==> raven <==
## alu16_top
module alu16_top(clk, valA, valB, aluop, sub, lr, cc, result);
==> flow/config.mk <==
export PLATFORM = sky130hd
export DESIGN_NAME = alu16_top
export DESIGN_NICKNAME = alu16_top
export VERILOG_FILES = /design/flow/design.v
export SDC_FILE = /design/flow/constraint.sdc
export NUM_CORES = 4
export LEC_CHECK = 0
export CAP_MARGIN = 20
export CORE_MARGIN = 2
export CORE_UTILIZATION = 65
export CTS_CLUSTER_DIAMETER = 57
export CTS_CLUSTER_SIZE = 64
export SETUP_SLACK_MARGIN = -0.3
export SLEW_MARGIN = 20
==> flow/constraint.sdc <==
create_clock -name core_clock -period 3.75 [get_ports {clk}]
set_input_delay 0.7500 -clock core_clock [delete_from_list [all_inputs] [get_ports {clk}]]
set_output_delay 0.7500 -clock core_clock [all_outputs]
set_load 0.01 [all_outputs]
run.sh (not shown) runs the stock make flow with config.mk's settings and CLKGATE_MAP_FILE=.
==> cedar (differences from raven) <==
- ABC_AREA: default -> 1
- CORE_ASPECT_RATIO: default -> 1.17
- CORE_UTILIZATION: 65 -> 64
- CTS_CLUSTER_DIAMETER: 57 -> default
- CTS_CLUSTER_SIZE: 64 -> default
- GPL_ROUTABILITY_DRIVEN: default -> 1
- MIN_ROUTING_LAYER: default -> met1
- SETUP_SLACK_MARGIN: -0.3 -> default
==> flow/constraint.sdc (replaced) <==
create_clock -name core_clock -period 2.88 [get_ports {clk}]
set_input_delay 0.5760 -clock core_clock [delete_from_list [all_inputs] [get_ports {clk}]]
set_output_delay 0.5760 -clock core_clock [all_outputs]
set_load 0.01 [all_outputs]
==> comparison <==
- cedar did not get past 5_1_grt. raven produced a layout that fails on setup timing.
- In raven the die area is larger than in cedar, by 9.6%.
- In raven the synthesized area is higher than in cedar, by about 12%.
- Against cedar, the synthesized cell count of raven is smaller by about 12%.

---

==> run a <==
alu16_top again, from the RTL that the note above started with.
clock: 6.65 ns
lec_check: 0
cap_margin: 20
cell_pad_in_sites_detail_placement: 2
core_margin: 2
core_utilization: 38
gpl_routability_driven: 1
gpl_timing_driven: 0
max_routing_layer: met5
place_density_lb_addon: 0.05
slew_margin: 5
tns_end_percent: 20
==> run b: changes against run a <==
==> flow/config.mk (replaced) <==
export PLATFORM = sky130hd
export DESIGN_NAME = alu16_top
export DESIGN_NICKNAME = alu16_top
export VERILOG_FILES = /design/flow/design.v
export SDC_FILE = /design/flow/constraint.sdc
export NUM_CORES = 4
export LEC_CHECK = 0
export CAP_MARGIN = 20
export CORE_MARGIN = 2
export CORE_UTILIZATION = 25
export SLEW_MARGIN = 20
==> flow/constraint.sdc (replaced) <==
create_clock -name core_clock -period 4.55 [get_ports {clk}]
set_input_delay 0.9100 -clock core_clock [delete_from_list [all_inputs] [get_ports {clk}]]
set_output_delay 0.9100 -clock core_clock [all_outputs]
set_load 0.01 [all_outputs]
==> run c: changes against run a <==
==> flow/config.mk (replaced) <==
export PLATFORM = sky130hd
export DESIGN_NAME = alu16_top
export DESIGN_NICKNAME = alu16_top
export VERILOG_FILES = /design/flow/design.v
export SDC_FILE = /design/flow/constraint.sdc
export NUM_CORES = 4
export LEC_CHECK = 0
export CAP_MARGIN = 20
export CORE_MARGIN = 2
export CORE_UTILIZATION = 61
export SLEW_MARGIN = 20
==> flow/constraint.sdc (replaced) <==
create_clock -name core_clock -period 2.27 [get_ports {clk}]
set_input_delay 0.4540 -clock core_clock [delete_from_list [all_inputs] [get_ports {clk}]]
set_output_delay 0.4540 -clock core_clock [all_outputs]
set_load 0.01 [all_outputs]
==> comparison table <==
Result of the run: run c stopped before the end; run b finished clean; run a finished clean
Last stage reached: run c 5_1_grt; run b -; run a -
Min-delay worst type: run c -; run b flip-flop to flip-flop; run a flip-flop to flip-flop
Number of warnings in the stage logs: run c -; run b 42; run a 44
Floorplan core area: run c 10800 um2; run b 26700 um2; run a 17300 um2
Worst hold path startpoint: run c -; run b b_q[15]; run a b_q[15]
Fmax: run c -; run b 0.236 GHz; run a 0.155 GHz
Post-route clock period utilization: run c -; run b 0.931; run a 0.969
Post-route setup TNS: run c -; run b 0 ps; run a 0 ps
Cell class with the largest area share: run c -; run b logic gates; run a logic gates
Buffers, non-clock: run c -; run b 157; run a 134
Sequential share of cell area: run c -; run b 0.136; run a 0.144
Fillers: run c -; run b 2844; run a 1908
Logic share of the area: run c -; run b 0.585; run a 0.625
Detailed Routing Iterations Pass 1: run c -; run b 8; run a 6
Number of pins with negative max-slew slack in the final report: run c -; run b 0; run a 0
Post-layout total power: run c -; run b 2.23 mW; run a 1.56 mW
Relative slew margins: run c -; run b 0.352; run a 0.269
Layout Cell Area excl Fill: run c -; run b 8440 um2; run a 7910 um2
Clock latency reported for the late side of the worst-skew pair: run c -; run b 350 ps; run a 360 ps
Number of antenna-violating nets in the routed design: run c -; run b 0; run a 0
WP buf/inv: run c -; run b 2; run a 4
# rows: run c 38; run b 60; run a 48
DR top layer: run c -; run b met4; run a met5
Power and IR drop assume default switching activity.
